Setup of v21:
==> flow/design.v <==
module EX (
    input clk,
    input rst_n,
    input en,
    input stage_ID_EX__EX_regwrite,
    input stage_ID_EX__EX_memtoreg,
    input stage_ID_EX__EX_memread,
    input stage_ID_EX__EX_memwrite,
    input stage_ID_EX__EX_alusrc,
    input [1:0] stage_ID_EX__EX_aluop,
    input stage_ID_EX__EX_regdst,
    input stage_ID_EX__EX_sys_en,
    input [31:0]stage_ID_EX__EX_rs_data,
    input [31:0]stage_ID_EX__EX_rt_data,
    input [4:0]stage_ID_EX__EX_rs_id,
    input [4:0]stage_ID_EX__EX_rt_id,
    input [4:0]stage_ID_EX__EX_rd_id,
    input [31:0]stage_ID_EX__EX_sign_ext,
    input [2:0]stage_ID_EX__EX_funct3,
    input sys__EX_done,
    output reg stage_EX_MEM__MEM_regwrite,
    output reg stage_EX_MEM__MEM_memtoreg,
    output reg stage_EX_MEM__MEM_memread,
    output reg stage_EX_MEM__MEM_memwrite,
    output reg [31:0] stage_EX_MEM__MEM_alures,
    output reg [31:0] stage_EX_MEM__MEM_store_data,
    output reg [4:0]  stage_EX_MEM__MEM_rd_id,
    output EX__HDUbr_regwrite,
    output EX__HDU_memread,
    output [4:0] EX__HDU_HDUbr_rd_id,
    output reg  EX_stall_for_sys,
    input  FU__EX_rs_wb,
    input  FU__EX_rs_mem,
    input  FU__EX_rt_wb,
    input  FU__EX_rt_mem,
    input [31:0]  WB__EX_for_help,
    input [31:0]  MEM__EX_for_help
);
localparam S0 = 0;  
localparam S1 = 1;  
wire [31:0] FMP1_out_rs;
wire [31:0] FMP1_out_rt;
wire [31:0] FMP2_out_rs;
wire [31:0] FMP2_out_rt;
wire [31:0] alu_in_rs;
wire [31:0] alu_in_rt;
reg  [31:0] alu_res;
assign FMP1_out_rs = (FU__EX_rs_wb)?WB__EX_for_help:stage_ID_EX__EX_rs_data;
assign FMP1_out_rt = (FU__EX_rt_wb)?WB__EX_for_help:stage_ID_EX__EX_rt_data;
assign FMP2_out_rs = (FU__EX_rs_mem)?MEM__EX_for_help:FMP1_out_rs;
assign FMP2_out_rt = (FU__EX_rt_mem)?MEM__EX_for_help:FMP1_out_rt;
assign alu_in_rs = FMP2_out_rs;
assign alu_in_rt = (stage_ID_EX__EX_alusrc)?stage_ID_EX__EX_sign_ext:FMP2_out_rt;
always@* begin
    case ({stage_ID_EX__EX_aluop,stage_ID_EX__EX_funct3})
        5'b00000: alu_res = alu_in_rs+alu_in_rt;
        5'b01000: alu_res = alu_in_rs+alu_in_rt;
        5'b10000: alu_res = alu_in_rs-alu_in_rt;
        5'b01001: alu_res = alu_in_rs<<alu_in_rt[4:0];
        5'b01101: alu_res = alu_in_rs>>alu_in_rt[4:0];
        5'b10101: alu_res = $signed(alu_in_rs)>>>alu_in_rt[4:0];
        5'b01100: alu_res = alu_in_rs^alu_in_rt;
        5'b01110: alu_res = alu_in_rs|alu_in_rt;
        5'b01111: alu_res = alu_in_rs&alu_in_rt;
        default: alu_res = 32'b0;   
    endcase
end
reg curr_state , next_state;
always@(posedge clk) begin
    if (!rst_n) begin
        curr_state <= 0;
    end
    else begin
        curr_state <= next_state;
    end
end
always@* begin
    next_state = curr_state;
    EX_stall_for_sys = 0;
    case(curr_state) 
        S0: begin
                if (stage_ID_EX__EX_sys_en) begin
                    next_state = S1;
                    EX_stall_for_sys = 1;
                end
        end
        S1: begin
                if(!sys__EX_done)
                    EX_stall_for_sys = 1;
                else begin
                    EX_stall_for_sys = 0;
                    next_state = S0;
                end
        end
    endcase
end
always@(posedge clk) begin
    if(!rst_n) begin
        stage_EX_MEM__MEM_regwrite <= 0;
        stage_EX_MEM__MEM_memtoreg <= 0;
        stage_EX_MEM__MEM_memread <= 0;
        stage_EX_MEM__MEM_memwrite <= 0;
        stage_EX_MEM__MEM_alures <= 0;
        stage_EX_MEM__MEM_store_data <= 0;
        stage_EX_MEM__MEM_rd_id <= 0;
    end
    else begin
        if(en) begin
            stage_EX_MEM__MEM_regwrite <= EX_stall_for_sys?0:stage_ID_EX__EX_regwrite;
            stage_EX_MEM__MEM_memtoreg <= EX_stall_for_sys?0:stage_ID_EX__EX_memtoreg;
            stage_EX_MEM__MEM_memread  <= EX_stall_for_sys?0:stage_ID_EX__EX_memread;
            stage_EX_MEM__MEM_memwrite <= EX_stall_for_sys?0:stage_ID_EX__EX_memwrite;
            stage_EX_MEM__MEM_alures   <= alu_res;
            stage_EX_MEM__MEM_store_data <= FMP2_out_rt;
            stage_EX_MEM__MEM_rd_id      <= stage_ID_EX__EX_regdst?stage_ID_EX__EX_rd_id:stage_ID_EX__EX_rt_id; 
        end
    end
end
assign EX__HDU_HDUbr_rd_id = stage_ID_EX__EX_regdst?stage_ID_EX__EX_rd_id:stage_ID_EX__EX_rt_id;
assign EX__HDU_memread = stage_ID_EX__EX_memread;
assign EX__HDUbr_regwrite = stage_ID_EX__EX_regwrite;
endmodule
Settings: LEC_CHECK=0, ABC_AREA=1, CAP_MARGIN=15, CELL_PAD_IN_SITES_DETAIL_PLACEMENT=2, CELL_PAD_IN_SITES_GLOBAL_PLACEMENT=1, CORE_MARGIN=7, CORE_UTILIZATION=24, CTS_CLUSTER_DIAMETER=24, CTS_CLUSTER_SIZE=36, GPL_TIMING_DRIVEN=1, MAX_ROUTING_LAYER=met4, MIN_ROUTING_LAYER=met2, SETUP_SLACK_MARGIN=1.3, SLEW_MARGIN=0, TNS_END_PERCENT=80; clock period 6.33 ns.
run.sh (not shown) runs the stock make flow with config.mk's settings and CLKGATE_MAP_FILE=.
diff inputs: v21 => v12
# v21
export LEC_CHECK = 0
export ABC_AREA = 1
export CAP_MARGIN = 15
export CELL_PAD_IN_SITES_DETAIL_PLACEMENT = 2
export CELL_PAD_IN_SITES_GLOBAL_PLACEMENT = 1
export CORE_MARGIN = 7
export CORE_UTILIZATION = 24
export CTS_CLUSTER_DIAMETER = 24
export CTS_CLUSTER_SIZE = 36
export GPL_TIMING_DRIVEN = 1
export MAX_ROUTING_LAYER = met4
export MIN_ROUTING_LAYER = met2
export SETUP_SLACK_MARGIN = 1.3
export SLEW_MARGIN = 0
export TNS_END_PERCENT = 80
create_clock -name core_clock -period 6.33 [get_ports {clk}]
# v12
export LEC_CHECK = 0
export CAP_MARGIN = 15
export CELL_PAD_IN_SITES_DETAIL_PLACEMENT = 2
export CELL_PAD_IN_SITES_GLOBAL_PLACEMENT = 1
export CORE_MARGIN = 3
export CORE_UTILIZATION = 24
export CTS_CLUSTER_DIAMETER = 358
export CTS_CLUSTER_SIZE = 36
export GPL_TIMING_DRIVEN = 0
export MAX_ROUTING_LAYER = met5
export SETUP_SLACK_MARGIN = 1.3
export SLEW_MARGIN = 0
export TNS_END_PERCENT = 80
create_clock -name core_clock -period 6.33 [get_ports {clk}]
--- outcome ---
- Capture point of the critical path: stage_EX_MEM__MEM_alures[29] -> v21, stage_EX_MEM__MEM_alures[31] -> v12
- Run comparison: v21 slowest cell on the critical path ha_2; v12 slowest cell on the critical path ha_4
- The higher worst-case headroom to the max-slew limit of v12 and v21 is in v21.
- For v21, the uppermost layer routed was met4, unlike v12, where it was met5.
- Changes observed in v12 relative to v21: worst-case register-to-register setup slack went down by 0.86 ns, global-route wire length before repair went up by about 5%.
Inputs modified between v12 and v42:
# v12
export LEC_CHECK = 0
export CAP_MARGIN = 15
export CELL_PAD_IN_SITES_DETAIL_PLACEMENT = 2
export CELL_PAD_IN_SITES_GLOBAL_PLACEMENT = 1
export CORE_MARGIN = 3
export CORE_UTILIZATION = 24
export CTS_CLUSTER_DIAMETER = 358
export CTS_CLUSTER_SIZE = 36
export GPL_TIMING_DRIVEN = 0
export MAX_ROUTING_LAYER = met5
export SETUP_SLACK_MARGIN = 1.3
export SLEW_MARGIN = 0
export TNS_END_PERCENT = 80
create_clock -name core_clock -period 6.33 [get_ports {clk}]
# v42
export LEC_CHECK = 0
export CAP_MARGIN = 20
export CORE_MARGIN = 2
export CORE_UTILIZATION = 66
export SLEW_MARGIN = 20
create_clock -name core_clock -period 4.21 [get_ports {clk}]
Findings:
v42 did not finish; a tool error ended it in clock tree synthesis (4_1_cts).
Mux contribution to synthesized area came out exactly the same in v42 and v12.
Diff v12 -> v42 | x dimension of the die | down by more than a quarter
[compare] base=v12 new=v42: final RePlAce weighted congestion increased 0.30, total of buffers placed on input and output ports went up 4, number of primary I/O pins stayed essentially flat, die area fell about 60%, overall die height moved down.
Changes in v8 relative to v42:
# v42
export LEC_CHECK = 0
export CAP_MARGIN = 20
export CORE_MARGIN = 2
export CORE_UTILIZATION = 66
export SLEW_MARGIN = 20
create_clock -name core_clock -period 4.21 [get_ports {clk}]
# v8
export LEC_CHECK = 0
export ABC_AREA = 1
export CAP_MARGIN = 20
export CELL_PAD_IN_SITES_DETAIL_PLACEMENT = 0
export CORE_MARGIN = 2
export CORE_UTILIZATION = 40
export GPL_TIMING_DRIVEN = 0
export SLEW_MARGIN = 20
create_clock -name core_clock -period 8.66 [get_ports {clk}]
- Compared with v42, v8 shows a total die size that is 62% higher.
- Of v42 and v8, only v42 never reached the final stage.
- v42: it failed during clock tree synthesis (4_1_cts), and the tool reported DPL-0038.
- Against v42, v8 comes in 12 points lower on area share of and-or/or-and cells after synthesis.
- Reported for v42 and v8, number of flops mapped to enable cells by yosys turned out identical to the last digit.
- Changes observed in v8 relative to v42: multiplexer share of the synthesized area now smaller, flip-flop and latch count after synthesis neither gained nor lost much, synthesized cell count went up 573, synthesized net count rose 573, post-placement cell area now smaller.
- Compared v42 against v8; adder and majority gate portion of the synthesized area within noise.
[inputs] v16 vs v8
# v8
export LEC_CHECK = 0
export ABC_AREA = 1
export CAP_MARGIN = 20
export CELL_PAD_IN_SITES_DETAIL_PLACEMENT = 0
export CORE_MARGIN = 2
export CORE_UTILIZATION = 40
export GPL_TIMING_DRIVEN = 0
export SLEW_MARGIN = 20
create_clock -name core_clock -period 8.66 [get_ports {clk}]
# v16
export LEC_CHECK = 0
export CAP_MARGIN = 20
export CORE_MARGIN = 2
export CORE_UTILIZATION = 58
export CTS_CLUSTER_DIAMETER = 44
export SLEW_MARGIN = 20
export TNS_END_PERCENT = 5
create_clock -name core_clock -period 2.86 [get_ports {clk}]
==> results <==
- v16 | ERROR | global routing (5_1_grt)
- NOTE: number of cells in the design after placement in v16 falls short of that of v8
- Compared with v8, v16 shows synthesized area higher by 93 um^2.
- Taking v8 as the reference point, the synthesized cell count of v16 falls by 24%.

---

## harbor
Starts from the design.v that is shown in full above.
clock: 5.1 ns
lec_check: 0
cap_margin: 20
core_margin: 2
core_utilization: 40
slew_margin: 20
Input changes introduced in nickel (baseline for comparison: harbor):
Settings: the clock period (ns, I/O delays scaled along) changed from 5.1 to 5.12.
--- outcome ---
Share of the clock period used by the worst path after layout: higher on harbor. In the tables for nickel and harbor, total via count after detailed routing reads lower with nickel. The count of clock-net buffers in the final layout reported for nickel is greater than that of harbor by 1. nickel vs harbor on cell area reported after detailed placement: nickel is the lower one. Compared with harbor, nickel shows a half-perimeter wire length after placement that is 2.5% lower. The run showing the greater register-to-register slack is nickel. Sort nickel and harbor by sequential share of layout area desc -> top: nickel. In nickel the portion of total power attributed to combinational logic turned out 0.2 points lower than in harbor.
Input-level comparison between fjord and nickel:
Settings: putting CTS_CLUSTER_SIZE at 100 where nothing was set; putting ABC_AREA at 1 where nothing was set; swapping 40 for 64 in CORE_UTILIZATION; swapping 5.12 for 4.47 in the clock period (ns, I/O delays scaled along).
Findings:
- Area of the synthesized netlist per yosys stat, nickel and fjord: higher on nickel
- Area share of fa/ha/maj cells after synthesis essentially unchanged between fjord and nickel.
- Run status, fjord: aborted in global routing (5_1_grt), error GRT-0232
- [fjord] floorplan die height fell about 20% relative to nickel
Edits applied to the flow inputs when going from fjord to willow:
Settings: setting CTS_CLUSTER_DIAMETER to 371 for the first time; setting PLACE_DENSITY to 0.86 for the first time; setting TNS_END_PERCENT to 100 for the first time; changing CORE_UTILIZATION from 64 to 72.
Results
Comparing willow against fjord, there is no change at all in synthesized cell count. There was hardly any difference in post-synthesis average cell area between willow and fjord. Floorplan row count: willow vs fjord down 5.8%. Die size sits lower in willow than in fjord. Compared to fjord, willow has floorplan die width 5.6% lower. As far as area after synthesis goes, fjord and willow are indistinguishable; the numbers are identical. From willow to fjord, number of library cell types mapped by synthesis did not move at all. Flow for willow halted at global placement (3_3_place_gp), error code GPL-0301.
diff inputs: willow => delta
Settings: putting SETUP_SLACK_MARGIN at 1.95 where nothing was set; clearing TNS_END_PERCENT, which used to be 100; clearing PLACE_DENSITY, which used to be 0.86; clearing ABC_AREA, which used to be 1; putting CORE_ASPECT_RATIO at 0.5 where nothing was set; swapping 371 for 287 in CTS_CLUSTER_DIAMETER; swapping 4.47 for 6.58 in the clock period (ns, I/O delays scaled along).
## What came out
Seen in the log of delta: DPL-0038 during clock tree synthesis (4_1_cts), after which the run never completed.
Fraction of the yosys area taken by sequential cells essentially unchanged between delta and willow.
Changes observed in delta relative to willow: distinct cell type count of the synthesized netlist has increased, area share of and/or/nand/nor cells after synthesis shows a reduction of 30 points, synthesized cell count -about 24%.
Per the comparison of delta with willow, die boundary height went down, horizontal die size rose by 41%, adder-cell share of the synthesized area flat, chip area from the yosys synthesis statistics higher.

---

Starts from the design.v that is shown in full above.
make LEC_CHECK=0 CAP_MARGIN=0 CELL_PAD_IN_SITES_GLOBAL_PLACEMENT=1 CORE_MARGIN=3 CORE_UTILIZATION=24 GPL_TIMING_DRIVEN=0 MAX_ROUTING_LAYER=met5 PLACE_DENSITY_LB_ADDON=0.03 SLEW_MARGIN=20 TNS_END_PERCENT=80 finish   # period 6.44 ns
The first run went through all stages and came out clean.
Change:
--- a/flow/config.mk
+++ b/flow/config.mk
@@ -9,8 +9,8 @@
 export CELL_PAD_IN_SITES_GLOBAL_PLACEMENT = 1
 export CORE_MARGIN = 3
-export CORE_UTILIZATION = 24
-export GPL_TIMING_DRIVEN = 0
+export CORE_UTILIZATION = 45
+export GPL_TIMING_DRIVEN = 1
 export MAX_ROUTING_LAYER = met5
-export PLACE_DENSITY_LB_ADDON = 0.03
+export PLACE_DENSITY = 0.44
 export SLEW_MARGIN = 20
 export TNS_END_PERCENT = 80
==> flow/constraint.sdc (replaced) <==
create_clock -name core_clock -period 2.84 [get_ports {clk}]
set_input_delay 0.5680 -clock core_clock [delete_from_list [all_inputs] [get_ports {clk}]]
set_output_delay 0.5680 -clock core_clock [all_outputs]
set_load 0.01 [all_outputs]
What happened: With this change the flow reached the layout checks and failed them: negative setup slack; design area goes up by about a fifth; synthesized area is unchanged; routed wire length is lower by a quarter to a third.
Change:
==> flow/config.mk (replaced) <==
export PLATFORM = sky130hd
export DESIGN_NAME = EX
export DESIGN_NICKNAME = EX
export VERILOG_FILES = /design/flow/design.v
export SDC_FILE = /design/flow/constraint.sdc
export NUM_CORES = 4
export LEC_CHECK = 0
export CAP_MARGIN = 20
export CORE_MARGIN = 2
export CORE_UTILIZATION = 60
export CTS_CLUSTER_DIAMETER = 315
export PLACE_DENSITY = 0.37
export SLEW_MARGIN = 20
==> flow/constraint.sdc (replaced) <==
create_clock -name core_clock -period 6.81 [get_ports {clk}]
set_input_delay 1.3620 -clock core_clock [delete_from_list [all_inputs] [get_ports {clk}]]
set_output_delay 1.3620 -clock core_clock [all_outputs]
set_load 0.01 [all_outputs]
The new run finished with timing, DRC and antenna clean.
Routed wire length came out lower by 16%.
Cell area is lower by 24%.
Setup slack gets better by 2.0 ns.
Non-clock buffer count goes down by 524.
Clock-buffer cell count falls by 1.
Global-route usage goes up by 6.7 points.
Via count shrinks by 11%.
Power went down by 67%.
Change:
--- a/flow/config.mk
+++ b/flow/config.mk
@@ -8,6 +8,5 @@
 export CAP_MARGIN = 20
 export CORE_MARGIN = 2
-export CORE_UTILIZATION = 60
-export CTS_CLUSTER_DIAMETER = 315
-export PLACE_DENSITY = 0.37
+export CORE_UTILIZATION = 56
+export SETUP_SLACK_MARGIN = 0.77
 export SLEW_MARGIN = 20
==> flow/constraint.sdc (replaced) <==
create_clock -name core_clock -period 4.21 [get_ports {clk}]
set_input_delay 0.8420 -clock core_clock [delete_from_list [all_inputs] [get_ports {clk}]]
set_output_delay 0.8420 -clock core_clock [all_outputs]
set_load 0.01 [all_outputs]
The changed run never finished: it broke off in global routing on GRT-0232.
Die size rose by 7.0%.
Synthesized cell count stays the same.
Synthesized area stays the same.
Power figures rest on the tool's default switching activity, not on a simulated workload.
